==> flow/design.v (excerpt) <==
module CS(clk, reset, X, Y);
	input clk, reset; 
	input [7:0] X;
	output [9:0] Y;
	reg [9:0] X1,X2, X3, X4, X5, X6, X7, X8, X9;
	wire[9:0] avg_w;
	reg [9:0] avg;
	reg [9:0] appr;
	wire[9:0] Y_keep_w;
	reg [9:0] Y;
	reg [12:0] avg_dividend;
	reg [12:0] Y_dividend;
	reg [12:0] total_num;
	reg [9:0] least;
	wire [12:0] avg_dis = 13'd9;
	wire [12:0] Y_dis = 13'd8;
	always @(negedge clk) begin
		if(reset) begin
			X1 <= 0; X2 <= 0; X3 <= 0; X4 <= 0; X5 <= 0; X6 <= 0; X7 <= 0; X8 <= 0; X9 <= 0;
			avg_dividend <= 0;
			total_num <= 0;
		end  
		else begin 
			if (total_num < 9)
				total_num <= total_num + 1;
			X1 <= X2;
			X2 <= X3;
			X3 <= X4;
			X4 <= X5;
			X5 <= X6;
			X6 <= X7;
			X7 <= X8;
			X8 <= X9;
			X9 <= X;
			avg_dividend <= X2+X3+X4+X5+X6+X7+X8+X9+X; 	
		end  
	end  
	calc c1(avg_dividend, avg_dis, avg_w);
	always @(*) begin
		avg = avg_w;
		appr = X1;
		least = 1000;
		if( (avg >= X1) && (avg - X1) < least) begin
			appr = X1;
			least = avg - X1;
		end
		if(avg >= X2 && (avg - X2) < least) begin
			appr = X2;
			least = avg - X2;
		end
		if(avg >= X3 && (avg - X3) < least) begin
			appr = X3;
  ...
Settings: LEC_CHECK=0, ABC_AREA=1, CAP_MARGIN=20, CORE_ASPECT_RATIO=1.58, CORE_MARGIN=2, CORE_UTILIZATION=72, CTS_CLUSTER_SIZE=99, SETUP_SLACK_MARGIN=3.68, SLEW_MARGIN=20, TNS_END_PERCENT=10; clock period 13.5 ns.
run.sh (not shown) runs the stock make flow with config.mk's settings and CLKGATE_MAP_FILE=.
The baseline failed in detailed placement on DPL-0038.
Change:
- ABC_AREA: 1 -> default
- CORE_ASPECT_RATIO: 1.58 -> default
- CORE_UTILIZATION: 72 -> 57
- CTS_CLUSTER_SIZE: 99 -> default
- SETUP_SLACK_MARGIN: 3.68 -> default
- TNS_END_PERCENT: 10 -> default
- clock period: 13.5 -> 32.9 ns (I/O delays scaled with it)
What happened: The changed run did not get past global routing. Die area grows by 28%. Synthesized area came out higher by 2.2%. Synthesized cell count goes down by 15%.

before:
Starting RTL as in the previous note.
make LEC_CHECK=0 ABC_AREA=1 CAP_MARGIN=20 CORE_MARGIN=2 CORE_UTILIZATION=72 CTS_CLUSTER_DIAMETER=348 CTS_CLUSTER_SIZE=97 SLEW_MARGIN=20 finish   # period 30.5 ns
Seen in the log of before: DPL-0033 during detailed placement (3_5_place_dp), after which the run never completed.
## Diff of input files: after against before
Settings: changing CORE_UTILIZATION from 72 to 15; removing CTS_CLUSTER_DIAMETER (formerly 348); removing CTS_CLUSTER_SIZE (formerly 97); removing ABC_AREA (formerly 1); changing the clock period (ns, I/O delays scaled along) from 30.5 to 86.2.
Notes after the runs:
Compared with before, after shows a higher die span in x.
In the reports for before and after, the smaller synthesized area per cell belongs to before.
Compared with before, after shows a post-synthesis compound-gate area fraction that is 11 points higher.
Going from before to after, cell count after synthesis decreased by about 15% relative to the old numbers; number of placement rows went up by 66.
after completed; timing, DRC and antenna clean
after vs. before: core footprint higher, die area went up by about 380%, simple-gate share of the synthesized area dropped 9.7 points.
Synthesized chip area reported by yosys, after vs before: up by a few percent

## build 86
Starting RTL as in the previous note.
## CS
module CS(clk, reset, X, Y);
	input clk, reset; 
	input [7:0] X;
	output [9:0] Y;
	reg [9:0] X1,X2, X3, X4, X5, X6, X7, X8, X9;
	wire[9:0] avg_w;
	reg [9:0] avg;
	reg [9:0] appr;
	wire[9:0] Y_keep_w;
	reg [9:0] Y;
	reg [12:0] avg_dividend;
	reg [12:0] Y_dividend;
	reg [12:0] total_num;
	reg [9:0] least;
	wire [12:0] avg_dis = 13'd9;
	wire [12:0] Y_dis = 13'd8;
	always @(negedge clk) begin
		if(reset) begin
			X1 <= 0; X2 <= 0; X3 <= 0; X4 <= 0; X5 <= 0; X6 <= 0; X7 <= 0; X8 <= 0; X9 <= 0;
			avg_dividend <= 0;
			total_num <= 0;
		end  
		else begin 
			if (total_num < 9)
				total_num <= total_num + 1;
			X1 <= X2;
			X2 <= X3;
			X3 <= X4;
			X4 <= X5;
			X5 <= X6;
			X6 <= X7;
			X7 <= X8;
			X8 <= X9;
			X9 <= X;
			avg_dividend <= X2+X3+X4+X5+X6+X7+X8+X9+X; 	
		end  
	end  
	calc c1(avg_dividend, avg_dis, avg_w);
	always @(*) begin
		avg = avg_w;
		appr = X1;
		least = 1000;
		if( (avg >= X1) && (avg - X1) < least) begin
			appr = X1;
			least = avg - X1;
		end
		if(avg >= X2 && (avg - X2) < least) begin
			appr = X2;
			least = avg - X2;
		end
		if(avg >= X3 && (avg - X3) < least) begin
			appr = X3;
			least = avg - X3;
		end
		if(avg >= X4 && (avg - X4) < least) begin
			appr = X4;
			least = avg - X4;
		end
		if(avg >= X5 && (avg - X5) < least) begin
			appr = X5;
			least = avg - X5;
		end
		if(avg >= X6 && (avg - X6) < least) begin
			appr = X6;
			least = avg - X6;
		end
		if(avg >= X7 && (avg - X7) < least) begin
			appr = X7;
			least = avg - X7;
		end
		if(avg >= X8 && (avg - X8) < least) begin
			appr = X8;
			least = avg - X8;
		end
		if(avg >= X9 && (avg - X9) < least) begin
			appr = X9;
			least = avg - X9;
		end
		Y_dividend = avg_dividend + avg_dis*appr;
	end  
	calc c2(Y_dividend, Y_dis, Y_keep_w);	
  ...
Settings: LEC_CHECK=0, CAP_MARGIN=20, CELL_PAD_IN_SITES_DETAIL_PLACEMENT=2, CELL_PAD_IN_SITES_GLOBAL_PLACEMENT=2, CORE_MARGIN=2, CORE_UTILIZATION=71, CTS_CLUSTER_DIAMETER=127, CTS_CLUSTER_SIZE=43, GPL_ROUTABILITY_DRIVEN=0, GPL_TIMING_DRIVEN=0, MAX_ROUTING_LAYER=met4, PLACE_DENSITY_LB_ADDON=0.21, SETUP_SLACK_MARGIN=5.0, SLEW_MARGIN=20, TNS_END_PERCENT=60; clock period 63.8 ns.
Build 86 is listed as incomplete: the tool reported an error in 3_1_place_gp_skip_io and the run ended there.
> inputs changed (build 86 -> build 13)
Settings: CTS_CLUSTER_SIZE changed from 43 to 66; GPL_TIMING_DRIVEN removed (was 0); CELL_PAD_IN_SITES_DETAIL_PLACEMENT removed (was 2); CORE_UTILIZATION changed from 71 to 72; CELL_PAD_IN_SITES_GLOBAL_PLACEMENT changed from 2 to 0; HOLD_SLACK_MARGIN newly set to -0.09; PLACE_DENSITY_LB_ADDON changed from 0.21 to 0.04; CTS_CLUSTER_DIAMETER changed from 127 to 359.
Findings:
Comparing build 13 against build 86, there is no change at all in post-synthesis cell count from yosys.
Diff build 86..build 13 | mean cell area of the mapped netlist | unchanged
Higher width of the chip among build 86 and build 13: build 86
Die area was lower in the run labelled build 13.
Status(build 13) = ERROR, stage = 5_1_grt
Of build 86 and build 13, the higher fraction of the core area occupied by cells at floorplan belongs to build 13.
Reported for build 86 and build 13, synthesis-stage register bit count turned out identical to the last digit.
Edits applied to the flow inputs when going from build 13 to build 4:
Settings: setting ABC_AREA to 1 for the first time; changing CTS_CLUSTER_DIAMETER from 359 to 157; changing CTS_CLUSTER_SIZE from 66 to 98; changing SETUP_SLACK_MARGIN from 5.0 to -1.89; removing HOLD_SLACK_MARGIN (formerly -0.09); setting CORE_ASPECT_RATIO to 0.5 for the first time; changing CORE_UTILIZATION from 72 to 57; changing TNS_END_PERCENT from 60 to 40; changing CORE_MARGIN from 2 to 5.
Notes after the runs:
Build 4 went all the way through synthesis, placement and routing and the layout is clean on timing, DRC and antenna.
Build 4 -> build 13: port buffer count delta 0, exact match
Diff build 13 and build 4: part of the Yosys area used for sequential elements lower in build 13
The site row count in build 4 sits about 22% below the value recorded for build 13.
Chip area in the Yosys report (higher): build 13
Build 13 -> build 4: instance area at placement decreased by a few percent
In build 4 the half-perimeter wire length of the detailed placement result turned out 5.0% lower than in build 13.
Post-synthesis share of cell area spent on and, or, nand and nor gates, build 13 and build 4, higher one = build 4.
Against build 13, netlist area before placement in build 4 came out better.
| total of cells resized after clock tree synthesis | build 4 vs build 13 | 196 lower |
### build 4 -> build 21
Settings: SETUP_SLACK_MARGIN changed from -1.89 to 3.6; HOLD_SLACK_MARGIN newly set to -0.09; CORE_ASPECT_RATIO removed (was 0.5); CORE_MARGIN changed from 5 to 2; TNS_END_PERCENT changed from 40 to 60; CTS_CLUSTER_SIZE changed from 98 to 66; CTS_CLUSTER_DIAMETER removed (was 157); ABC_AREA removed (was 1); CORE_UTILIZATION changed from 57 to 72.
Notes after the runs:
- Status: build 21 FAILED at 5_1_grt (tool error)
- The horizontal die size of build 21 is lower than that of build 4.
- On post-synthesis share of cell area spent on xor and xnor gates, build 21 and build 4 are neck and neck.
- Compared with build 4, summed instance area of the synthesized netlist in build 21 increased by a few percent.
- Diff build 4 -> build 21: half-perimeter wire length after placement higher, area fraction in full adders, half adders and majority gates shows a reduction of 0.34 points, post-synthesis cell count now smaller.
Inputs modified between build 21 and build 73:
Settings: CORE_MARGIN: 2 -> 5; PLACE_DENSITY_LB_ADDON: 0.04 -> 0.21; CELL_PAD_IN_SITES_DETAIL_PLACEMENT: unset -> 2; SETUP_SLACK_MARGIN: 3.6 -> 5.0; CORE_UTILIZATION: 72 -> 71; CTS_CLUSTER_DIAMETER: unset -> 127; HOLD_SLACK_MARGIN: -0.09 -> unset; CELL_PAD_IN_SITES_GLOBAL_PLACEMENT: 0 -> 2.
Notes after the runs:
Build 73 vs. build 21: die span in y went up by 4.6%. Build 73 never completed, since it errored out during 3_1_place_gp_skip_io. Re register bit count reported by yosys: no difference whatsoever between build 21 and build 73. Delta (build 73 minus build 21): synthesized-area fraction occupied by adder cells saw little to no change, die area saw an increase, proportion of synthesized flip-flops having asynchronous set or reset saw little to no change, starting density of the core saw a decrease. Summary of the comparison: die boundary width is higher in build 73, relative to build 21.
What build 48 does differently from build 73 at the input level:
Settings: a change of PLACE_DENSITY_LB_ADDON from 0.21 to 0.04; a change of CTS_CLUSTER_SIZE from 66 to 81; a change of CORE_UTILIZATION from 71 to 72; a change of CORE_MARGIN from 5 to 2; a deleted CELL_PAD_IN_SITES_DETAIL_PLACEMENT that had been 2; a change of CELL_PAD_IN_SITES_GLOBAL_PLACEMENT from 2 to 0; a deleted CTS_CLUSTER_DIAMETER that had been 127; a change of SETUP_SLACK_MARGIN from 5.0 to -2.0.
--- outcome ---
| build 48 | all stages done | FAIL | setup timing |. On core outline area, build 48 does better than build 73. | vertical extent of the die | build 48 vs build 73 | 4.4% lower |. On floorplan utilization: between build 48 and build 73, it ends up lower for build 73. Synthesized area across build 48 and build 73: no real change. Die area delta (build 48 − build 73): favourable. Any difference in sequential-to-total area share from yosys stat between build 73 and build 48 is small enough to ignore. Build 48 vs build 73 — horizontal die dimension dropped 4.4%. Between build 48 and build 73, the post-synthesis compound-gate area fraction figures differ only marginally.

Setup of JK:
CS again, from the RTL that the note above started with.
Settings: LEC_CHECK=0, ABC_AREA=1, CAP_MARGIN=5, CELL_PAD_IN_SITES_GLOBAL_PLACEMENT=0, CORE_MARGIN=2, CORE_UTILIZATION=71, CTS_CLUSTER_DIAMETER=190, CTS_CLUSTER_SIZE=66, GPL_ROUTABILITY_DRIVEN=0, HOLD_SLACK_MARGIN=-0.05, MAX_ROUTING_LAYER=met4, SETUP_SLACK_MARGIN=5.0, SLEW_MARGIN=20, TNS_END_PERCENT=60; clock period 31.8 ns.
Tool error DPL-0033 stopped JK during 3_5_place_dp; no final results.
Here is what was changed in the inputs of MS compared with JK.
# JK
export LEC_CHECK = 0
export ABC_AREA = 1
export CAP_MARGIN = 5
export CELL_PAD_IN_SITES_GLOBAL_PLACEMENT = 0
export CORE_MARGIN = 2
export CORE_UTILIZATION = 71
export CTS_CLUSTER_DIAMETER = 190
export CTS_CLUSTER_SIZE = 66
export GPL_ROUTABILITY_DRIVEN = 0
export HOLD_SLACK_MARGIN = -0.05
export MAX_ROUTING_LAYER = met4
export SETUP_SLACK_MARGIN = 5.0
export SLEW_MARGIN = 20
export TNS_END_PERCENT = 60
create_clock -name core_clock -period 31.8 [get_ports {clk}]
# MS
export LEC_CHECK = 0
export ABC_AREA = 1
export CAP_MARGIN = 20
export CORE_MARGIN = 2
export CORE_UTILIZATION = 72
export SLEW_MARGIN = 20
create_clock -name core_clock -period 71.4 [get_ports {clk}]
### Flow results
- The flow did not stop early for MS: all stages ran, and the layout cleared the timing, design-rule and antenna checks.
- Against JK, MS reports a die extent in x that is lower.
- Comparing MS against JK, there is no change at all in synthesized cell count.
- Compared to JK, MS has number of cell rows 1 lower.
- From MS to JK, total I/O pin count did not move at all.
- JK -> MS: area after synthesis flat
- Cmp MS and JK / core region area / lower: MS
- JK has lower starting density of the core than MS.
- MS vs. JK: die area went down by 310 sq um.
Edits applied to the flow inputs when going from MS to AL:
# MS
export LEC_CHECK = 0
export ABC_AREA = 1
export CAP_MARGIN = 20
export CORE_MARGIN = 2
export CORE_UTILIZATION = 72
export SLEW_MARGIN = 20
create_clock -name core_clock -period 71.4 [get_ports {clk}]
# AL
export LEC_CHECK = 0
export CAP_MARGIN = 20
export CORE_MARGIN = 2
export CORE_UTILIZATION = 40
export SLEW_MARGIN = 20
create_clock -name core_clock -period 70.0 [get_ports {clk}]
--- outcome ---
A cell at the slowest stage of the critical path of sky130_fd_sc_hd__dfxtp_1 is what MS shows, while sky130_fd_sc_hd__fa_1 belongs to AL. In AL relative to MS, number of well-tap cells placed had gone up by more than half. Cell count listed in synth_stat.txt is lower on AL. Normalized max-slew margin: AL worse than MS.
Here is what was changed in the inputs of TR compared with AL.
# AL
export LEC_CHECK = 0
export CAP_MARGIN = 20
export CORE_MARGIN = 2
export CORE_UTILIZATION = 40
export SLEW_MARGIN = 20
create_clock -name core_clock -period 70.0 [get_ports {clk}]
# TR
export LEC_CHECK = 0
export ABC_AREA = 1
export CAP_MARGIN = 20
export CORE_MARGIN = 3
export CORE_UTILIZATION = 72
export CTS_CLUSTER_DIAMETER = 267
export CTS_CLUSTER_SIZE = 36
export GPL_ROUTABILITY_DRIVEN = 0
export GPL_TIMING_DRIVEN = 0
export MAX_ROUTING_LAYER = met5
export MIN_ROUTING_LAYER = met1
export SLEW_MARGIN = 5
export TNS_END_PERCENT = 25
create_clock -name core_clock -period 70.0 [get_ports {clk}]
## What came out
[TR] worst clock skew rose 31 ps relative to AL. Compared to AL, TR has largest net degree at the start of global routing about 80% lower. AL completed end to end with timing, DRC and antenna clean. TR | stages: all done | timing, DRC, antenna: all pass. Worst hold path cell count (TR over AL): increase, 1. AL → TR: number of tapcells shrank by about 47%.

Starting RTL as in the previous note.
## CS
module CS(clk, reset, X, Y);
	input clk, reset; 
	input [7:0] X;
	output [9:0] Y;
	reg [9:0] X1,X2, X3, X4, X5, X6, X7, X8, X9;
	wire[9:0] avg_w;
	reg [9:0] avg;
	reg [9:0] appr;
	wire[9:0] Y_keep_w;
	reg [9:0] Y;
	reg [12:0] avg_dividend;
	reg [12:0] Y_dividend;
	reg [12:0] total_num;
	reg [9:0] least;
	wire [12:0] avg_dis = 13'd9;
	wire [12:0] Y_dis = 13'd8;
	always @(negedge clk) begin
		if(reset) begin
			X1 <= 0; X2 <= 0; X3 <= 0; X4 <= 0; X5 <= 0; X6 <= 0; X7 <= 0; X8 <= 0; X9 <= 0;
			avg_dividend <= 0;
			total_num <= 0;
		end  
		else begin 
			if (total_num < 9)
				total_num <= total_num + 1;
			X1 <= X2;
			X2 <= X3;
			X3 <= X4;
			X4 <= X5;
			X5 <= X6;
			X6 <= X7;
			X7 <= X8;
			X8 <= X9;
			X9 <= X;
			avg_dividend <= X2+X3+X4+X5+X6+X7+X8+X9+X; 	
		end  
	end  
	calc c1(avg_dividend, avg_dis, avg_w);
	always @(*) begin
		avg = avg_w;
		appr = X1;
		least = 1000;
		if( (avg >= X1) && (avg - X1) < least) begin
			appr = X1;
			least = avg - X1;
		end
		if(avg >= X2 && (avg - X2) < least) begin
			appr = X2;
			least = avg - X2;
		end
		if(avg >= X3 && (avg - X3) < least) begin
			appr = X3;
			least = avg - X3;
		end
		if(avg >= X4 && (avg - X4) < least) begin
			appr = X4;
			least = avg - X4;
		end
		if(avg >= X5 && (avg - X5) < least) begin
			appr = X5;
			least = avg - X5;
		end
		if(avg >= X6 && (avg - X6) < least) begin
			appr = X6;
			least = avg - X6;
		end
		if(avg >= X7 && (avg - X7) < least) begin
			appr = X7;
			least = avg - X7;
		end
		if(avg >= X8 && (avg - X8) < least) begin
			appr = X8;
			least = avg - X8;
		end
		if(avg >= X9 && (avg - X9) < least) begin
			appr = X9;
  ...
Settings: LEC_CHECK=0, CAP_MARGIN=0, CORE_MARGIN=2, CORE_UTILIZATION=72, CTS_CLUSTER_DIAMETER=363, CTS_CLUSTER_SIZE=57, PLACE_DENSITY_LB_ADDON=0.0, SETUP_SLACK_MARGIN=3.47, SLEW_MARGIN=20; clock period 11.8 ns.
The starting point did not get past detailed placement, error DPL-0038.
Next try:
CAP_MARGIN = 20   (was 0)
CORE_UTILIZATION = 40   (was 72)
CTS_CLUSTER_DIAMETER = default   (was 363)
CTS_CLUSTER_SIZE = default   (was 57)
PLACE_DENSITY_LB_ADDON = default   (was 0.0)
SETUP_SLACK_MARGIN = default   (was 3.47)
clock period = 68.7 ns   (was 11.8 ns; I/O delays follow)
What happened: Now the flow completed with no timing, DRC or antenna violations; synthesized area stays the same; die size rises by about 80%; synthesized cell count stays the same.
Next try:
CORE_UTILIZATION = 53   (was 40)
CTS_CLUSTER_DIAMETER = 312   (was default)
SETUP_SLACK_MARGIN = 5.0   (was default)
clock period = 70.0 ns   (was 68.7 ns; I/O delays follow)
Result:
- worst hold slack barely changes
- global-route usage is higher by 11 points
- routed wire length is higher by 8.1%
- register-to-register slack gets better by 1.7 ns
- cell count is higher by 0.67%
- die area is lower by 24%
Next try:
ABC_AREA = 0   (was default)
CORE_ASPECT_RATIO = 1.19   (was default)
CORE_MARGIN = 5   (was 2)
CORE_UTILIZATION = 72   (was 53)
CTS_CLUSTER_DIAMETER = default   (was 312)
CTS_CLUSTER_SIZE = 98   (was default)
PLACE_DENSITY = 0.42   (was default)
SETUP_SLACK_MARGIN = default   (was 5.0)
TNS_END_PERCENT = 15   (was default)
=> Synthesized area does not change. Via count stays flat. Global-route usage grows by 3.9 points. Wire length fell by 5.9%. Worst hold slack improves by 0.0060 ns. Final cell count went down by 9.6%.
